the reference run:
==> flow/design.v (excerpt) <==
    module chip8_cpu (
        input wire clk,
        input wire reset,
        input wire [7:0] mem_data_in,
        input wire [15:0] key_pressed,
        output reg mem_read,
        output reg [11:0] mem_addr_out,
        output reg [7:0] mem_data_out,
        output reg mem_write
    );
==> flow/config.mk <==
export PLATFORM = sky130hd
export DESIGN_NAME = chip8_cpu
export DESIGN_NICKNAME = chip8_cpu
export VERILOG_FILES = /design/flow/design.v
export SDC_FILE = /design/flow/constraint.sdc
export NUM_CORES = 4
export LEC_CHECK = 0
export ABC_AREA = 0
export CAP_MARGIN = 20
export CELL_PAD_IN_SITES_DETAIL_PLACEMENT = 2
export CORE_ASPECT_RATIO = 0.62
export CORE_MARGIN = 5
export CORE_UTILIZATION = 49
export CTS_CLUSTER_DIAMETER = 329
export GPL_ROUTABILITY_DRIVEN = 1
export GPL_TIMING_DRIVEN = 1
export HOLD_SLACK_MARGIN = 0.01
export MAX_ROUTING_LAYER = met4
export MIN_ROUTING_LAYER = met1
export SLEW_MARGIN = 20
==> flow/constraint.sdc <==
create_clock -name core_clock -period 17.5 [get_ports {clk}]
set_input_delay 3.5000 -clock core_clock [delete_from_list [all_inputs] [get_ports {clk}]]
set_output_delay 3.5000 -clock core_clock [all_outputs]
set_load 0.01 [all_outputs]
run.sh (not shown) runs the stock make flow with config.mk's settings and CLKGATE_MAP_FILE=.
The flow did not stop early for the reference run: all stages ran, and the layout cleared the timing, DRC and antenna checks.
Changes in the trial run relative to the reference run:
- HOLD_SLACK_MARGIN removed (was 0.01)
- CORE_MARGIN changed from 5 to 2
- CORE_UTILIZATION changed from 49 to 30
- MAX_ROUTING_LAYER removed (was met4)
- CORE_ASPECT_RATIO removed (was 0.62)
- ABC_AREA removed (was 0)
- GPL_ROUTABILITY_DRIVEN removed (was 1)
- MIN_ROUTING_LAYER removed (was met1)
- CELL_PAD_IN_SITES_DETAIL_PLACEMENT removed (was 2)
- CTS_CLUSTER_DIAMETER removed (was 329)
- GPL_TIMING_DRIVEN removed (was 1)
- the clock period (ns, I/O delays scaled along) changed from 17.5 to 19.0
## What came out
Having completed the whole flow, the trial run delivered a layout that passed the timing, DRC and antenna checks.
Compared with the reference run, in the trial run clock power share higher, synthesized netlist net count roughly the same, layout overhead on the synthesized area higher, row count higher, number of placed instances with taps included higher.
[compare] base=the reference run new=the trial run: total power -about 13%; met1 demand-to-capacity share in global routing down 33 points.

========
== run 1 ==
The RTL this note starts from:
==> flow/design.v <==
    `timescale 1ns / 1ps
    module chip8_cpu (
        input wire clk,
        input wire reset,
        input wire [7:0] mem_data_in,
        input wire [15:0] key_pressed,
        output reg mem_read,
        output reg [11:0] mem_addr_out,
        output reg [7:0] mem_data_out,
        output reg mem_write
    );
        reg [11:0]    pc;
        reg [11:0]    I;
        reg [7:0]     V[0:15];
        reg [15:0]    opcode;
        reg [3:0]     state;
        reg [3:0]     pc_data;
        reg [11:0]    stack[0:15];
        reg [7:0]     opcode_fh;
        reg [7:0]     opcode_sh;
        reg [7:0]     delay_timer,sound_timer; 
        reg [20:0]    one_hz;
        reg [3:0]     i;
        reg [15:0]    lfsr;       
        reg [1:0]     bcd_step;   
        wire [7:0]    vx = V[opcode[11:8]];
        wire [7:0]    vy = V[opcode[7:4]];
        wire [8:0]    add_xy = {1'b0, vx} + {1'b0, vy};
        wire [7:0]    bcd_h = vx / 8'd100;
        wire [7:0]    bcd_t = (vx / 8'd10) % 8'd10;
        wire [7:0]    bcd_o = vx % 8'd10;
        reg  [3:0]    key_idx;
        integer       k;
        always @(*) begin
            key_idx = 4'd0;
            for (k = 15; k >= 0; k = k - 1)
                if (key_pressed[k]) key_idx = k[3:0];
        end
        localparam FETCH1 = 0;
        localparam FETCH1_WAIT = 1;
        localparam FETCH2 = 2;
        localparam FETCH2_WAIT = 3;
        localparam LASTFETCH = 4;
        localparam EXECUTE = 5;
        localparam LASTFETCH_WAIT = 6;
        localparam STORE = 7;
        localparam RETRIEVE = 8;
        localparam RETRIEVE_WAIT = 9;
        localparam RETRIEVE_WAIT2 = 10;
        localparam BCD = 11;
        localparam KEYWAIT = 12;
        always @(posedge clk or posedge reset) begin
            if(reset) begin
                pc <= 12'h200;
                state <= FETCH1;
                opcode <= 0;
                I <= 12'd0;
                opcode_fh <= 0;
                opcode_sh <= 0;
                mem_read <= 0;
                mem_write <= 0;
                delay_timer <= 0;
                pc_data <= 0;
                one_hz <= 0;
                sound_timer <= 0;
                lfsr <= 16'hACE1;
                bcd_step <= 0;
            end else begin
                if (one_hz == 833333) begin  
                    one_hz <= 0;
                    if (delay_timer > 0)
                        delay_timer <= delay_timer - 1;
                    if (sound_timer > 0)
                        sound_timer <= sound_timer - 1;
                end else begin
                    one_hz <= one_hz + 1;
                end
                mem_read <= 0;
                mem_write <= 0;
            case(state)
                FETCH1: begin
                    mem_addr_out <= pc;
                    mem_read <= 1;
                    state <= FETCH1_WAIT;
                end
                FETCH1_WAIT: begin
                    state <= FETCH2;
                end
                FETCH2: begin
                    opcode_fh <= mem_data_in;
                    mem_addr_out <= pc + 1;
                    mem_read <= 1;
                    state <= FETCH2_WAIT;
                end
                FETCH2_WAIT: begin
                    state <= LASTFETCH;
                end
                LASTFETCH: begin
                    opcode_sh <= mem_data_in;
                    state <= LASTFETCH_WAIT;
                end 
                LASTFETCH_WAIT: begin
                    opcode <= {opcode_fh, opcode_sh};
                    state <= EXECUTE;
                end
                EXECUTE: begin
                    pc <= pc + 2;
                    state <= FETCH1;
                    case(opcode[15:12])                     
                        4'h6: begin
                            V[opcode[11:8]] <= opcode[7:0];
                        end
                        4'h7: begin
                            V[opcode[11:8]] <= V[opcode[11:8]] + opcode[7:0];
                        end
                        4'h1: begin
                            pc <= opcode[11:0];
                        end 
                        4'h2: begin
                            stack[pc_data] <= pc + 2;
                            pc <= opcode[11:0];
                            pc_data <= pc_data + 1;
                        end
                        4'h9: begin
                            if (vx != vy)
                                pc <= pc + 4;
                        end
                        4'h5: begin
                            if (vx == vy)
                                pc <= pc + 4;
                        end
                        4'h3: begin
                            if (vx == opcode[7:0])
                                pc <= pc + 4;
                        end
                        4'h4: begin
                            if (vx != opcode[7:0])
                                pc <= pc + 4;
                        end
                        4'h8: begin
                            case(opcode[3:0])
                                4'h0: V[opcode[11:8]] <= vy;
                                4'h1: V[opcode[11:8]] <= vx | vy;
                                4'h2: V[opcode[11:8]] <= vx & vy;
                                4'h3: V[opcode[11:8]] <= vx ^ vy;
                                4'h4: begin
                                    V[opcode[11:8]] <= add_xy[7:0];
                                    V[15] <= {7'd0, add_xy[8]};
                                end
                                4'h5: begin
                                    V[opcode[11:8]] <= vx - vy;
                                    V[15] <= {7'd0, vx >= vy};
                                end
                                4'h6: begin
                                    V[opcode[11:8]] <= vx >> 1;
                                    V[15] <= {7'd0, vx[0]};
                                end 
                                4'h7: begin
                                    V[opcode[11:8]] <= vy - vx;
                                    V[15] <= {7'd0, vy >= vx};
                                end
                                4'hE: begin
                                    V[opcode[11:8]] <= vx << 1;
                                    V[15] <= {7'd0, vx[7]};
                                end
                                default: ;
                            endcase
                        end
                        4'hA: begin 
                            I <= opcode[11:0];
                        end
                        4'hB: begin
                            pc <= opcode[11:0] + {4'd0, V[0]};
                        end
                        4'hC: begin
                            V[opcode[11:8]] <= opcode[7:0] & lfsr[7:0];
                            lfsr <= {lfsr[14:0], lfsr[15] ^ lfsr[13] ^ lfsr[12] ^ lfsr[10]};
                        end
                        4'hE: begin
                            case(opcode[7:0])
                                8'h9E: begin
                                    if (key_pressed[vx[3:0]])
                                        pc <= pc + 4;
                                end
                                8'hA1: begin
                                    if (key_pressed[vx[3:0]] != 1)
                                        pc <= pc + 4;
                                end
                                default: ;
                            endcase        
                        end    
                        4'hF: begin
                            case(opcode[7:0])
                                8'h07: begin
                                    V[opcode[11:8]] <= delay_timer;
                                end
                                8'h0A: begin
                                    pc <= pc;
                                    state <= KEYWAIT;
                                end
                                8'h15: begin
                                    delay_timer <= V[opcode[11:8]];
                                end
                                8'h18: begin
                                    sound_timer <= V[opcode[11:8]];
                                end
                                8'h1E: begin
                                    I <= I + V[opcode[11:8]];
                                end
                                8'h29: begin
                                    I <= {8'd0, vx[3:0]} * 12'd5;
                                end
                                8'h33: begin
                                    pc <= pc;
                                    bcd_step <= 0;
                                    state <= BCD;
                                end
                                8'h55: begin
                                    pc <= pc;
                                    i <= 0;
                                    state <= STORE;
                                end
                                8'h65: begin
                                    pc <= pc;
                                    i <= 0;
                                    state <= RETRIEVE;
                                end 
                                default: ;
                            endcase
                        end
                        4'hD: begin    
                        end
                        4'h0: begin
                            if (opcode[11:0] == 12'h0EE) begin
                                pc <= stack[pc_data - 1];
                                pc_data <= pc_data - 1;
                            end
                        end
                        default: ;
                    endcase 
                end
                STORE: begin 
                    mem_addr_out <= I + i;
                    mem_data_out <= V[i];
                    mem_write <= 1;
                    if (i == opcode[11:8]) begin
                        pc <= pc + 2;
                        state <= FETCH1;
                    end else begin
                        i <= i+1;
                        state <= STORE;
                    end
                end
                RETRIEVE: begin
                    mem_addr_out <= I + i;
                    mem_read <= 1;
                    state <= RETRIEVE_WAIT;
                end
                RETRIEVE_WAIT: begin
                    state <= RETRIEVE_WAIT2;
                end
                RETRIEVE_WAIT2: begin
                  V[i] <= mem_data_in;
                  if (i == opcode[11:8]) begin
                      pc <= pc + 2;
                      state <= FETCH1;
                  end else begin
                      i <= i + 1;
                      state <= RETRIEVE;
                  end
                end
                BCD: begin
                    mem_addr_out <= I + bcd_step;
                    mem_data_out <= (bcd_step == 0) ? bcd_h : (bcd_step == 1) ? bcd_t : bcd_o;
                    mem_write <= 1;
                    if (bcd_step == 2) begin
                        pc <= pc + 2;
                        state <= FETCH1;
                    end else begin
                        bcd_step <= bcd_step + 1;
                    end
                end
                KEYWAIT: begin
                    if (key_pressed != 16'd0) begin
                        V[opcode[11:8]] <= {4'd0, key_idx};
                        pc <= pc + 2;
                        state <= FETCH1;
                    end
                end
                default: state <= FETCH1;
            endcase
          end
        end
    endmodule
Settings: LEC_CHECK=0, ABC_AREA=1, CAP_MARGIN=35, CELL_PAD_IN_SITES_DETAIL_PLACEMENT=2, CELL_PAD_IN_SITES_GLOBAL_PLACEMENT=1, CORE_ASPECT_RATIO=0.62, CORE_MARGIN=9, CORE_UTILIZATION=49, CTS_CLUSTER_DIAMETER=329, CTS_CLUSTER_SIZE=90, GPL_ROUTABILITY_DRIVEN=1, GPL_TIMING_DRIVEN=1, MAX_ROUTING_LAYER=met5, MIN_ROUTING_LAYER=met1, PLACE_DENSITY_LB_ADDON=0.28, SLEW_MARGIN=35, TNS_END_PERCENT=80; clock period 17.5 ns.
FAIL run 1 @ 3_5_place_dp: tool exited with error
Edits applied to the flow inputs when going from run 1 to run 2:
Settings: an added SETUP_SLACK_MARGIN of -0.14; a change of CAP_MARGIN from 35 to 20; a deleted CTS_CLUSTER_SIZE that had been 90; a change of MIN_ROUTING_LAYER from met1 to met2; a deleted PLACE_DENSITY_LB_ADDON that had been 0.28; a change of CORE_UTILIZATION from 49 to 72; a change of CORE_MARGIN from 9 to 2; a change of CELL_PAD_IN_SITES_DETAIL_PLACEMENT from 2 to 0; a deleted CELL_PAD_IN_SITES_GLOBAL_PLACEMENT that had been 1; an added PLACE_DENSITY of 0.78; a change of MAX_ROUTING_LAYER from met5 to met4; a change of SLEW_MARGIN from 35 to 20; a deleted CTS_CLUSTER_DIAMETER that had been 329; a change of TNS_END_PERCENT from 80 to 65; a change of the clock period (ns, I/O delays scaled along) from 17.5 to 4.7.
Findings:
Of run 1 and run 2, none finishes clean.
The flow ended early for run 2: it failed with a tool error in 5_1_grt.
Comparing run 1 against run 2, there is no change at all in total cell area reported by yosys after synthesis.
Compared with run 1, in run 2 horizontal die size dropped about 20%; post-synthesis cell area barely changed; die area dropped 25000 um2.
diff inputs: run 2 => run 3
Settings: PLACE_DENSITY: 0.78 -> unset; SETUP_SLACK_MARGIN: -0.14 -> unset; ABC_AREA: 1 -> unset; GPL_TIMING_DRIVEN: 1 -> unset; MIN_ROUTING_LAYER: met2 -> unset; TNS_END_PERCENT: 65 -> unset; MAX_ROUTING_LAYER: met4 -> unset; CORE_ASPECT_RATIO: 0.62 -> unset; GPL_ROUTABILITY_DRIVEN: 1 -> unset; CORE_UTILIZATION: 72 -> 40; CELL_PAD_IN_SITES_DETAIL_PLACEMENT: 0 -> unset; the clock period (ns, I/O delays scaled along): 4.7 -> 11.7.
--- outcome ---
- Run 3 reached the end of the flow, and the finished layout is clean on the timing, DRC and antenna checks.
- Run 3 vs run 2 — floorplan core density dropped 33 points.
- Yosys synthesis chip area delta for run 3 relative to run 2: 2.8% higher
- Count of instances resized after the clock tree is built ends up higher on run 2.
- Run 3 reports a lower number of cell instances after yosys synthesis than run 2 does.
Edits applied to the flow inputs when going from run 3 to run 4:
Settings: CORE_UTILIZATION changed from 40 to 65; the clock period (ns, I/O delays scaled along) changed from 11.7 to 8.22.
### Flow results
- Run 4 completed end to end; final checks failed (negative setup slack).
- Run 4 against run 3: worst supply voltage drop on vdd went up, number of clock buffers inserted by TritonCTS now sits lower, cell count down 170, mean number of vias per cell now larger.
- On combinational share of power: between run 3 and run 4, it ends up higher for run 4.
- Delta (run 4 minus run 3): worst hold slack fell by 0.0054 ns, fmax shows an increase of about 9%.
Power is estimated from default activity; no workload was simulated.
